==> inputs of run a <==
==> flow/design.v <==
module project_euler_17(
  input clk,
  input reset,
  output reg [3:0] ones_digit,
  output reg [3:0] tens_digit,
  output reg [3:0] hundreds_digit,
  output reg [15:0] letter_count,
  output reg done
);
  integer next_ones_digit;
  integer next_tens_digit;
  integer next_hundreds_digit;
  integer letters;
  always @(posedge clk or posedge reset)
  begin
    if (reset) begin
      ones_digit <= 0;
      tens_digit <= 0;
      hundreds_digit <= 0;
      letter_count <= 0;
      done <= 0;
    end
    else if (!done) begin
      next_ones_digit = 0;
      next_tens_digit = 0;
      next_hundreds_digit = 0;
      letters = 0;
      next_tens_digit[3:0] = tens_digit;
      next_hundreds_digit[3:0] = hundreds_digit;
      if (ones_digit == 9) begin
        next_ones_digit = 0;
        if (tens_digit == 9) begin
          next_tens_digit = 0;
          if (hundreds_digit == 9) begin
            next_hundreds_digit = 0;
            letters += 11;  
            done <= 1;
          end
          else
            next_hundreds_digit[3:0] = hundreds_digit + 1;
        end
        else
          next_tens_digit[3:0] = tens_digit + 1;
      end
      else
        next_ones_digit[3:0] = ones_digit + 1;
      if (next_tens_digit != 1) begin
        case (next_ones_digit)
          1: letters += 3;  
          2: letters += 3;  
          3: letters += 5;  
          4: letters += 4;  
          5: letters += 4;  
          6: letters += 3;  
          7: letters += 5;  
          8: letters += 5;  
          9: letters += 4;  
        endcase
        case (next_tens_digit)
          2: letters += 6;  
          3: letters += 6;  
          4: letters += 5;  
          5: letters += 5;  
          6: letters += 5;  
          7: letters += 7;  
          8: letters += 6;  
          9: letters += 6;  
        endcase
      end
      else begin
        case (next_ones_digit)
          0: letters += 3;  
          1: letters += 6;  
          2: letters += 6;  
          3: letters += 8;  
          4: letters += 8;  
          5: letters += 7;  
          6: letters += 7;  
          7: letters += 9;  
          8: letters += 8;  
          9: letters += 8;  
        endcase
      end
      case (next_hundreds_digit)
        1: letters += 10;  
        2: letters += 10;  
        3: letters += 12;  
        4: letters += 11;  
        5: letters += 11;  
        6: letters += 10;  
        7: letters += 12;  
        8: letters += 12;  
        9: letters += 11;  
      endcase
      if (next_hundreds_digit > 0 && ((next_ones_digit > 0) || (next_tens_digit > 0)))
        letters += 3;  
      ones_digit <= next_ones_digit[3:0];
      tens_digit <= next_tens_digit[3:0];
      hundreds_digit <= next_hundreds_digit[3:0];
      letter_count <= letter_count + letters[15:0];
    end
  end
endmodule
==> flow/run.sh <==
#!/bin/bash
# the make line also repeats each setting of config.mk as NAME=value (left out here)
make -C /OpenROAD-flow-scripts/flow DESIGN_CONFIG=/design/flow/config.mk WORK_HOME=/design/flow/orfs CLKGATE_MAP_FILE= finish
==> flow/config.mk <==
export PLATFORM = sky130hd
export DESIGN_NAME = project_euler_17
export DESIGN_NICKNAME = project_euler_17
export VERILOG_FILES = /design/flow/design.v
export SDC_FILE = /design/flow/constraint.sdc
export NUM_CORES = 4
export LEC_CHECK = 0
export CAP_MARGIN = 0
export CELL_PAD_IN_SITES_DETAIL_PLACEMENT = 1
export CELL_PAD_IN_SITES_GLOBAL_PLACEMENT = 0
export CORE_ASPECT_RATIO = 1.96
export CORE_MARGIN = 2
export CORE_UTILIZATION = 37
export GPL_ROUTABILITY_DRIVEN = 0
export MIN_ROUTING_LAYER = met1
export PLACE_DENSITY_LB_ADDON = 0.11
export SLEW_MARGIN = 40
export TNS_END_PERCENT = 75
==> flow/constraint.sdc <==
create_clock -name core_clock -period 11.9 [get_ports {clk}]
set_input_delay 2.3800 -clock core_clock [delete_from_list [all_inputs] [get_ports {clk}]]
set_output_delay 2.3800 -clock core_clock [all_outputs]
set_load 0.01 [all_outputs]
==> run b: changes against run a <==
CAP_MARGIN = 20   (was 0)
CELL_PAD_IN_SITES_DETAIL_PLACEMENT = unset   (was 1)
CELL_PAD_IN_SITES_GLOBAL_PLACEMENT = unset   (was 0)
CORE_ASPECT_RATIO = unset   (was 1.96)
CORE_UTILIZATION = 45   (was 37)
GPL_ROUTABILITY_DRIVEN = unset   (was 0)
MIN_ROUTING_LAYER = unset   (was met1)
PLACE_DENSITY_LB_ADDON = unset   (was 0.11)
SLEW_MARGIN = 20   (was 40)
TNS_END_PERCENT = unset   (was 75)
==> flow/constraint.sdc (replaced) <==
create_clock -name core_clock -period 6.44 [get_ports {clk}]
set_input_delay 1.2880 -clock core_clock [delete_from_list [all_inputs] [get_ports {clk}]]
set_output_delay 1.2880 -clock core_clock [all_outputs]
set_load 0.01 [all_outputs]
==> run c: changes against run a <==
CAP_MARGIN = 20   (was 0)
CELL_PAD_IN_SITES_DETAIL_PLACEMENT = 2   (was 1)
CELL_PAD_IN_SITES_GLOBAL_PLACEMENT = unset   (was 0)
CORE_ASPECT_RATIO = unset   (was 1.96)
CORE_UTILIZATION = 40   (was 37)
MIN_ROUTING_LAYER = unset   (was met1)
PLACE_DENSITY_LB_ADDON = unset   (was 0.11)
SETUP_SLACK_MARGIN = 1.81   (was unset)
SLEW_MARGIN = 20   (was 40)
TNS_END_PERCENT = unset   (was 75)
==> flow/constraint.sdc (replaced) <==
create_clock -name core_clock -period 10.0 [get_ports {clk}]
set_input_delay 2.0000 -clock core_clock [delete_from_list [all_inputs] [get_ports {clk}]]
set_output_delay 2.0000 -clock core_clock [all_outputs]
set_load 0.01 [all_outputs]
==> comparison <==
- Against run b, the sequential share of layout area of run a is higher by 0.55 points.
- In sequential cell count, run a and run c do not differ.
- In synthesized area, run a and run b do not differ.
- The highest register-to-register slack belongs to run a, the lowest to run b.
- Between run c and run a, the lower first-iteration DRC count is in run c (gap 7.2%, measured against run a).
- The highest total power belongs to run b, the lowest to run a.
- The lowest non-clock buffer count belongs to run c, the highest to run b.
- The highest sequential power belongs to run b, the lowest to run a.
==> figures <==
Result of the run: run b timing/DRC/antenna clean; run c timing/DRC/antenna clean; run a timing/DRC/antenna clean
Register cell area after layout: run b 726.9 sq um; run c 725.7 sq um; run a 725.7 sq um
Cell internal power dissipation: run b 0.3808 mW; run c 0.2877 mW; run a 0.2353 mW
Chip area: run b 7123 sq um; run c 7971 sq um; run a 8628 sq um
Clock distribution area overhead in the final layout: run b 0.02776; run c 0.03973; run a 0.04114
Period utilisation layout: run b 0.9209; run c 0.7499; run a 0.5875
Vias per std cell: run b 5.811; run c 6.157; run a 5.760
Logic depth of the worst register-to-register path: run b 28; run c 27; run a 27
Part of the total power dissipated in sequential elements: run b 0.426; run c 0.378; run a 0.384
Global routing usage on met3: run b 0.03835; run c 0.04524; run a 0.02722
Taps Inserted: run b 77; run c 99; run a 94
Area delta synth->final: run b 19.31%; run c 15.83%; run a 16.04%
Initial Utilization: run b 0.4608; run c 0.4076; run a 0.3771
Fin cells: run b 476; run c 479; run a 475
Clock group: run b 0.168 mW; run c 0.153 mW; run a 0.124 mW
Proportion of power drawn by the clock network: run b 0.301; run c 0.369; run a 0.369
Die y size: run b 84.40 microns; run c 89.28 microns; run a 128.1 microns

---

==> inputs of v37 <==
// project_euler_17: RTL as listed in full above, without the edits since
clock: 3.88 ns
lec_check: 0
abc_area: 1
cap_margin: 20
core_margin: 2
core_utilization: 57
slew_margin: 20
tns_end_percent: 15
run.sh (not shown) runs the stock make flow with config.mk's settings and CLKGATE_MAP_FILE=.
==> v7: changes against v37 <==
--- a/flow/config.mk
+++ b/flow/config.mk
@@ -8,6 +8,7 @@
 export ABC_AREA = 1
 export CAP_MARGIN = 20
 export CORE_MARGIN = 2
-export CORE_UTILIZATION = 57
+export CORE_UTILIZATION = 72
+export CTS_CLUSTER_DIAMETER = 293
+export CTS_CLUSTER_SIZE = 99
 export SLEW_MARGIN = 20
-export TNS_END_PERCENT = 15
==> flow/constraint.sdc (replaced) <==
create_clock -name core_clock -period 6.8 [get_ports {clk}]
set_input_delay 1.3600 -clock core_clock [delete_from_list [all_inputs] [get_ports {clk}]]
set_output_delay 1.3600 -clock core_clock [all_outputs]
set_load 0.01 [all_outputs]
==> comparison table <==
quantity                                                 v7                        v37
Core utilization at floorplan                        73.79%                     60.33%
Number of gates resized after CTS                         0                         24
Placement Setup Slack                              1.277 ns                  -1.002 ns
Outcome                             complete, no violations  aborted with a tool error
Failing step                                              -                    5_1_grt
DP Cell Count                                           478                        570
Post-CTS Setup Inserts                                    0                         13
FP Rows                                                  22                         24
Chip area                                      0.004228 mm²               0.005269 mm²
Final HPWL from detailed placement                  4990 µm                    6477 µm
Vert. Die Dim                                      65.03 µm                   72.59 µm
Die X-Extent                                       65.03 µm                   72.59 µm
Placer congestion estimate                           0.9235                     0.9284
Placed cell area                               0.003014 mm²               0.003804 mm²

---

==> inputs of run R <==
RTL: the design.v shown in full above, as it stands there.
==> flow/config.mk <==
export PLATFORM = sky130hd
export DESIGN_NAME = project_euler_17
export DESIGN_NICKNAME = project_euler_17
export VERILOG_FILES = /design/flow/design.v
export SDC_FILE = /design/flow/constraint.sdc
export NUM_CORES = 4
export LEC_CHECK = 0
export ABC_AREA = 1
export CAP_MARGIN = 10
export CELL_PAD_IN_SITES_DETAIL_PLACEMENT = 2
export CORE_MARGIN = 2
export CORE_UTILIZATION = 70
export CTS_CLUSTER_SIZE = 95
export GPL_ROUTABILITY_DRIVEN = 1
export HOLD_SLACK_MARGIN = 0.11
export MAX_ROUTING_LAYER = met4
export MIN_ROUTING_LAYER = met1
export PLACE_DENSITY_LB_ADDON = 0.09
export SLEW_MARGIN = 20
export TNS_END_PERCENT = 10
==> flow/constraint.sdc <==
create_clock -name core_clock -period 10.0 [get_ports {clk}]
set_input_delay 2.0000 -clock core_clock [delete_from_list [all_inputs] [get_ports {clk}]]
set_output_delay 2.0000 -clock core_clock [all_outputs]
set_load 0.01 [all_outputs]
==> run G (differences from run R) <==
==> flow/config.mk (replaced) <==
export PLATFORM = sky130hd
export DESIGN_NAME = project_euler_17
export DESIGN_NICKNAME = project_euler_17
export VERILOG_FILES = /design/flow/design.v
export SDC_FILE = /design/flow/constraint.sdc
export NUM_CORES = 4
export LEC_CHECK = 0
export ABC_AREA = 0
export CAP_MARGIN = 20
export CORE_MARGIN = 2
export CORE_UTILIZATION = 70
export CTS_CLUSTER_SIZE = 58
export HOLD_SLACK_MARGIN = 0.11
export MAX_ROUTING_LAYER = met4
export MIN_ROUTING_LAYER = met2
export SLEW_MARGIN = 20
export TNS_END_PERCENT = 45
==> qor.yml <==
synthMuxAreaShare: 0.0185
rows: 23
ys_cells: 362
ys_seq_frac: 0.249
core_area_um2: 4000
yosysUniqueCellTypes: 70
gp_congestion: 0.962
status: "finished clean"
fp_util: 0.727
die-area_um2: 4690
syn_area_per_cell_um2: 8.04
synth-xor-area-share: 0.0873
area_leaders: "dfrtp_1 (25%), ha_1 (7.3%), o21ai_0 (4.8%)"
ys_sh_aoi: 0.212
top_area_frac: 0.249
ys_sh_adder: 0.0903
# the run above: run G

==> qor.yml <==
ys_seq_frac: 0.271
ys_cells: 406
core_area_um2: 3660
gp_congestion: 1.02
top_area_frac: 0.271
rows: 22
synthMuxAreaShare: 0
yosysUniqueCellTypes: 34
ys_sh_aoi: 0.0863
status: "did not finish"
fp_util: 0.732
ys_sh_adder: 0.0943
synth-xor-area-share: 0.0392
syn_area_per_cell_um2: 6.60
stop_error: "[ERROR DPL-0033] detailed placement checks failed during check placement."
haltStage: "3_5_place_dp"
# the run above: run R


---

==> quartz: inputs <==
Starts from the design.v that is shown in full above.
clock: 6.54 ns
lec_check: 0
cap_margin: 20
cell_pad_in_sites_detail_placement: 0
core_aspect_ratio: 1.67
core_margin: 2
core_utilization: 65
gpl_routability_driven: 1
hold_slack_margin: 0.07
max_routing_layer: met5
setup_slack_margin: 1.73
slew_margin: 0
==> yarrow (differences from quartz) <==
CORE_ASPECT_RATIO = 0.5   (was 1.67)
CORE_UTILIZATION = 64   (was 65)
HOLD_SLACK_MARGIN = 0.06   (was 0.07)
PLACE_DENSITY_LB_ADDON = 0.05   (was not set)
SETUP_SLACK_MARGIN = -0.95   (was 1.73)
SLEW_MARGIN = 40   (was 0)
TNS_END_PERCENT = 25   (was not set)
==> flow/constraint.sdc (replaced) <==
create_clock -name core_clock -period 9.58 [get_ports {clk}]
set_input_delay 1.9160 -clock core_clock [delete_from_list [all_inputs] [get_ports {clk}]]
set_output_delay 1.9160 -clock core_clock [all_outputs]
set_load 0.01 [all_outputs]
==> run summary <==
Physical implementation status

The setup slack on the worst flop-to-flop path stands at about 0.69 ns. The cell internal power dissipation stands at ~420 uW. Total power normalized to cell area comes to between 150 and 200 nW/um2. On met3, the global router reports a usage of 4.87%. From left edge to right edge, the die measures 55.8 um. The final cycle utilization of the critical path stands at around nine tenths. The flow ran to the end and the layout has no timing, DRC or antenna violations. The share of cell area taken by multi-input logic gates stands at a little under three fifths. The share of final layout cell area taken by non-clock buffers stands at approximately 18%. The sequential fraction of design power stands at a little under two fifths. The transition at the pin with the smallest max-transition slack stands at just over 0.6 ns. The pre-placement core utilization stands at between 60% and 70%.

The via count of the first global-routing pass stands at around 3100. The capture point of the critical path was reported as letter_count[10]$_DFFE_PP0N_. The aggregate routed wire length stands at 10200 um. The final design area excluding fillers stands at between 3000 and 4000 um2. The placed instance area stands at between 3000 and 4000 um2.
# the run above: quartz

==> run summary <==
Physical implementation status

The cell internal power dissipation stands at approximately 280 uW. The transition at the pin with the smallest max-transition slack stands at approximately 0.70 ns. Summing all placed instances gives a cell area of about 3200 um2. The aggregate routed wire length stands at roughly 7000 um. The routed metal-1 wirelength stands at ~3400 um. Non-clock buffering takes up under 10% of total cell area after layout. The met3 track demand over resource in global routing stands at approximately 6.2%. Summing all non-filler instances in the final layout gives an area of between 3000 and 4000 um2. The run finished with no timing, DRC or antenna violations.

Per STA, the endpoint of the critical path is letter_count[9]$_DFFE_PP0N_. The setup slack on the worst flop-to-flop path stands at ~2.6 ns. The power density of the placed cells stands at between 100 and 150 nW/um2. The via count of the first global-routing pass stands at 2480. The sequential fraction of design power stands at 40.1%. Measured along the x axis, the die boundary spans slightly below 100 um.

Once the floorplan was initialized, standard cells occupied 66.4% of the core.
# the run above: yarrow


---

==> wip/juniper: inputs <==
// project_euler_17: RTL as listed in full above, without the edits since
==> flow/config.mk <==
export PLATFORM = sky130hd
export DESIGN_NAME = project_euler_17
export DESIGN_NICKNAME = project_euler_17
export VERILOG_FILES = /design/flow/design.v
export SDC_FILE = /design/flow/constraint.sdc
export NUM_CORES = 4
export LEC_CHECK = 0
export ABC_AREA = 1
export CAP_MARGIN = 0
export CELL_PAD_IN_SITES_DETAIL_PLACEMENT = 0
export CORE_ASPECT_RATIO = 1.03
export CORE_MARGIN = 2
export CORE_UTILIZATION = 48
export CTS_CLUSTER_DIAMETER = 256
export CTS_CLUSTER_SIZE = 36
export GPL_ROUTABILITY_DRIVEN = 1
export MAX_ROUTING_LAYER = met5
export PLACE_DENSITY_LB_ADDON = 0.05
export SETUP_SLACK_MARGIN = 1.73
export SLEW_MARGIN = 0
==> flow/constraint.sdc <==
create_clock -name core_clock -period 9.58 [get_ports {clk}]
set_input_delay 1.9160 -clock core_clock [delete_from_list [all_inputs] [get_ports {clk}]]
set_output_delay 1.9160 -clock core_clock [all_outputs]
set_load 0.01 [all_outputs]
==> wip/garnet (differences from wip/juniper) <==
ABC_AREA = not set   (was 1)
CAP_MARGIN = 20   (was 0)
CELL_PAD_IN_SITES_DETAIL_PLACEMENT = not set   (was 0)
CORE_ASPECT_RATIO = 1.44   (was 1.03)
CORE_UTILIZATION = 64   (was 48)
CTS_CLUSTER_DIAMETER = not set   (was 256)
CTS_CLUSTER_SIZE = not set   (was 36)
GPL_ROUTABILITY_DRIVEN = not set   (was 1)
MAX_ROUTING_LAYER = not set   (was met5)
PLACE_DENSITY_LB_ADDON = not set   (was 0.05)
SETUP_SLACK_MARGIN = not set   (was 1.73)
SLEW_MARGIN = 20   (was 0)
==> flow/constraint.sdc (replaced) <==
create_clock -name core_clock -period 10.0 [get_ports {clk}]
set_input_delay 2.0000 -clock core_clock [delete_from_list [all_inputs] [get_ports {clk}]]
set_output_delay 2.0000 -clock core_clock [all_outputs]
set_load 0.01 [all_outputs]
==> wip/fjord (differences from wip/juniper) <==
ABC_AREA = not set   (was 1)
CAP_MARGIN = 20   (was 0)
CORE_ASPECT_RATIO = 1.02   (was 1.03)
CORE_UTILIZATION = 70   (was 48)
CTS_CLUSTER_DIAMETER = 27   (was 256)
CTS_CLUSTER_SIZE = not set   (was 36)
HOLD_SLACK_MARGIN = 0.07   (was not set)
PLACE_DENSITY_LB_ADDON = not set   (was 0.05)
SETUP_SLACK_MARGIN = -0.44   (was 1.73)
SLEW_MARGIN = 35   (was 0)
==> flow/constraint.sdc (replaced) <==
create_clock -name core_clock -period 5.66 [get_ports {clk}]
set_input_delay 1.1320 -clock core_clock [delete_from_list [all_inputs] [get_ports {clk}]]
set_output_delay 1.1320 -clock core_clock [all_outputs]
set_load 0.01 [all_outputs]
==> wip/indigo (differences from wip/juniper) <==
ABC_AREA = not set   (was 1)
CAP_MARGIN = 20   (was 0)
CORE_ASPECT_RATIO = 1.67   (was 1.03)
CORE_UTILIZATION = 70   (was 48)
CTS_CLUSTER_DIAMETER = not set   (was 256)
CTS_CLUSTER_SIZE = 19   (was 36)
HOLD_SLACK_MARGIN = 0.07   (was not set)
PLACE_DENSITY = 0.78   (was not set)
PLACE_DENSITY_LB_ADDON = not set   (was 0.05)
SETUP_SLACK_MARGIN = not set   (was 1.73)
SLEW_MARGIN = 35   (was 0)
==> flow/constraint.sdc (replaced) <==
create_clock -name core_clock -period 5.68 [get_ports {clk}]
set_input_delay 1.1360 -clock core_clock [delete_from_list [all_inputs] [get_ports {clk}]]
set_output_delay 1.1360 -clock core_clock [all_outputs]
set_load 0.01 [all_outputs]
==> comparison <==
The highest core utilization belongs to wip/indigo, the lowest to wip/juniper. Die size: wip/indigo is smaller than wip/juniper (about 24%). Between wip/garnet and wip/juniper, the lower synthesized cell count is in wip/garnet (gap 11%, measured against wip/juniper). Of wip/indigo and wip/garnet, wip/indigo has the higher clock skew (gap 0.0082 ns). The highest worst setup slack belongs to wip/juniper, the lowest to wip/indigo. In sequential cell count, wip/juniper and wip/fjord do not differ. wip/juniper finished clean. wip/indigo reached the layout checks and failed them: negative setup slack. wip/garnet produced a clean layout. wip/fjord finished but failed the layout checks on negative setup slack.
==> figures <==
quantity                                                                                 wip/garnet                 wip/fjord       wip/juniper                wip/indigo
Xor and xnor fraction of the mapped netlist area                                             8.731%                    8.731%            3.920%                    8.731%
Cell area power density                                                                120.2 nW/µm²              196.6 nW/µm²      110.5 nW/µm²              191.5 nW/µm²
Post-placement worst setup slack                                                           3.313 ns                -0.1434 ns          4.146 ns                -0.1078 ns
Outcome                                                                              finished clean  finished with violations    finished clean  finished with violations
Layout check failures                                                                             -      negative setup slack                 -      negative setup slack
Y dimension of the die                                                                     84.90 µm                  69.11 µm          79.85 µm                  87.31 µm
Critical path data arrival time                                                             7.03 ns                   6.17 ns           5.66 ns                   6.34 ns
Yosys cell count                                                                                362                       362               406                       362
First-iteration detailed-routing DRC count                                                      297                       573               107                       559
Number of distinct library cell variants in the gate-level netlist after synthesis               70                        70                34                        70
Internal reg-to-reg setup slack                                                             3.13 ns                  -0.34 ns           4.13 ns                  -0.47 ns
Hold EP                                                                             letter_count[8]          letter_count[15]  letter_count[15]          letter_count[15]
Signal buf overhead                                                                          9.488%                    14.81%            9.809%                    17.38%
Power figures rest on the tool's default switching activity, not on a simulated workload.
